==> inputs of 09-03 <==
Design Calculator2_0, start of the top module:
module Calculator2_0(clk, rst, col, btn, btnres, fil, Sseg, anodos);
==> flow/config.mk <==
export PLATFORM = sky130hd
export DESIGN_NAME = Calculator2_0
export DESIGN_NICKNAME = Calculator2_0
export VERILOG_FILES = /design/flow/design.v
export SDC_FILE = /design/flow/constraint.sdc
export NUM_CORES = 4
export LEC_CHECK = 0
export CAP_MARGIN = 10
export CORE_ASPECT_RATIO = 1.37
export CORE_MARGIN = 2
export CORE_UTILIZATION = 60
export GPL_ROUTABILITY_DRIVEN = 1
export HOLD_SLACK_MARGIN = -0.07
export MIN_ROUTING_LAYER = met1
export PLACE_DENSITY_LB_ADDON = 0.01
export SLEW_MARGIN = 20
==> flow/constraint.sdc <==
create_clock -name core_clock -period 102.0 [get_ports {clk}]
set_input_delay 20.4000 -clock core_clock [delete_from_list [all_inputs] [get_ports {clk}]]
set_output_delay 20.4000 -clock core_clock [all_outputs]
set_load 0.01 [all_outputs]
run.sh (not shown) runs the stock make flow with config.mk's settings and CLKGATE_MAP_FILE=.
==> 01-17 (differences from 09-03) <==
- CAP_MARGIN: 10 -> 15
- CORE_ASPECT_RATIO: 1.37 -> 0.51
- CORE_UTILIZATION: 60 -> 40
- GPL_ROUTABILITY_DRIVEN: 1 -> 0
- HOLD_SLACK_MARGIN: -0.07 -> not set
- MAX_ROUTING_LAYER: not set -> met4
- MIN_ROUTING_LAYER: met1 -> not set
- PLACE_DENSITY_LB_ADDON: 0.01 -> not set
==> flow/constraint.sdc (replaced) <==
create_clock -name core_clock -period 65.7 [get_ports {clk}]
set_input_delay 13.1400 -clock core_clock [delete_from_list [all_inputs] [get_ports {clk}]]
set_output_delay 13.1400 -clock core_clock [all_outputs]
set_load 0.01 [all_outputs]
==> 07-20 (differences from 09-03) <==
- ABC_AREA: not set -> 1
- CAP_MARGIN: 10 -> 20
- CORE_ASPECT_RATIO: 1.37 -> not set
- CORE_UTILIZATION: 60 -> 64
- CTS_CLUSTER_DIAMETER: not set -> 374
- CTS_CLUSTER_SIZE: not set -> 96
- GPL_ROUTABILITY_DRIVEN: 1 -> not set
- HOLD_SLACK_MARGIN: -0.07 -> not set
- MIN_ROUTING_LAYER: met1 -> not set
- PLACE_DENSITY: not set -> 0.43
- PLACE_DENSITY_LB_ADDON: 0.01 -> not set
- TNS_END_PERCENT: not set -> 5
==> flow/constraint.sdc (replaced) <==
create_clock -name core_clock -period 53.7 [get_ports {clk}]
set_input_delay 10.7400 -clock core_clock [delete_from_list [all_inputs] [get_ports {clk}]]
set_output_delay 10.7400 -clock core_clock [all_outputs]
set_load 0.01 [all_outputs]
==> COMMIT_EDITMSG <==
Record implementation results from latest flow run

* Overflow after GRT: 2,066
* Run status: did not finish
- Synth cell count leaders: sky130_fd_sc_hd__nand2_1, sky130_fd_sc_hd__inv_1, sky130_fd_sc_hd__nor2_1
* FA/HA/MAJ Cells, Area Fraction: 16.1%
* Share of the yosys chip area belonging to registers: 9.25%
- Stop err: [ERROR GRT-0116] Global routing finished with congestion. Check the congestion regions in the DRC Viewer.
* Stage at which the run stopped: 5_1_grt
* Placement Rows: 114
* Post-synthesis cell count from yosys: 9,809
* Number of gates resized after cts: 471
- Die width: 316 um
* Dpl cells: 13,200
- Overall die height: 316 um
- The share of synthesized area in the top cell type comes to 13.6%.
* Post-synthesis share of cell area spent on xor and xnor gates: 6.13%
- Per the synthesis report, the AND-OR/OR-AND share of the synthesized area is 14.5%.
the above is filed under 07-20

==> COMMIT_EDITMSG <==
Add synthesis and place-and-route results

* Run status: failed layout checks
- Causes of the layout check failure: setup timing
- Post-synthesis share of cell area spent on xor and xnor gates: 4.97%
- Synth cell count leaders: sky130_fd_sc_hd__nand2_1, sky130_fd_sc_hd__nor2_1, sky130_fd_sc_hd__ha_1
- H-tree levels: 1
- After synthesis, flip-flops and latches occupy 10.1% of the total area.
- Number of gates resized after cts: 360
- Least setup slack across all paths after layout: -27,720 ps
- The first global-routing pass estimated 377 mm of wire.
* Post-synthesis cell count from yosys: 7,700
- Placement Rows: 98
- In this run the vertical extent of the chip is 274 um.
- For this run the aggregate overflow at the end of global routing stands at 0.
- Compound-cell area share of the yosys netlist: 31.7%
- Final number of setup-violating endpoints: 43
- Die width: 533 um
- In this run the biggest area consumer among cell types represents 14.9% of the synthesized area.
* Dpl cells: 11,900
- Yosys reports a chip area of 0.0570 mm^2.
the above is filed under 01-17

==> COMMIT_EDITMSG <==
Add synthesis and place-and-route results

* Proportion of cell area occupied by registers: 9.18%
- The worst register-to-register path ends at bardisp.Sseg5[5].
- Number of gates resized after cts: 36
* Dpl cells: 9,026
* Share of the yosys chip area belonging to registers: 10.1%
* Placement Rows: 132
- The cell-mix breakdown from Yosys lists the XOR/XNOR area share as 4.97%.
- In this run the biggest area consumer among cell types represents 14.9% of the synthesized area.
- Per the synthesis report, the adder-cell share of the synthesized area is 17.6%.
- Run status: finished clean
* Post-synthesis cell count from yosys: 7,700
- By instance count, the leading cell after synthesis is sky130_fd_sc_hd__nand2_1.
- After Yosys synthesis, AND-OR and OR-AND compound gates account for 31.7% of the synthesized area.
- Synth cell count leaders: sky130_fd_sc_hd__nand2_1, sky130_fd_sc_hd__nor2_1, sky130_fd_sc_hd__ha_1
- Growth of design area from synthesis to finish: 10.5%
- Overflow after GRT: 0
the above is filed under 09-03

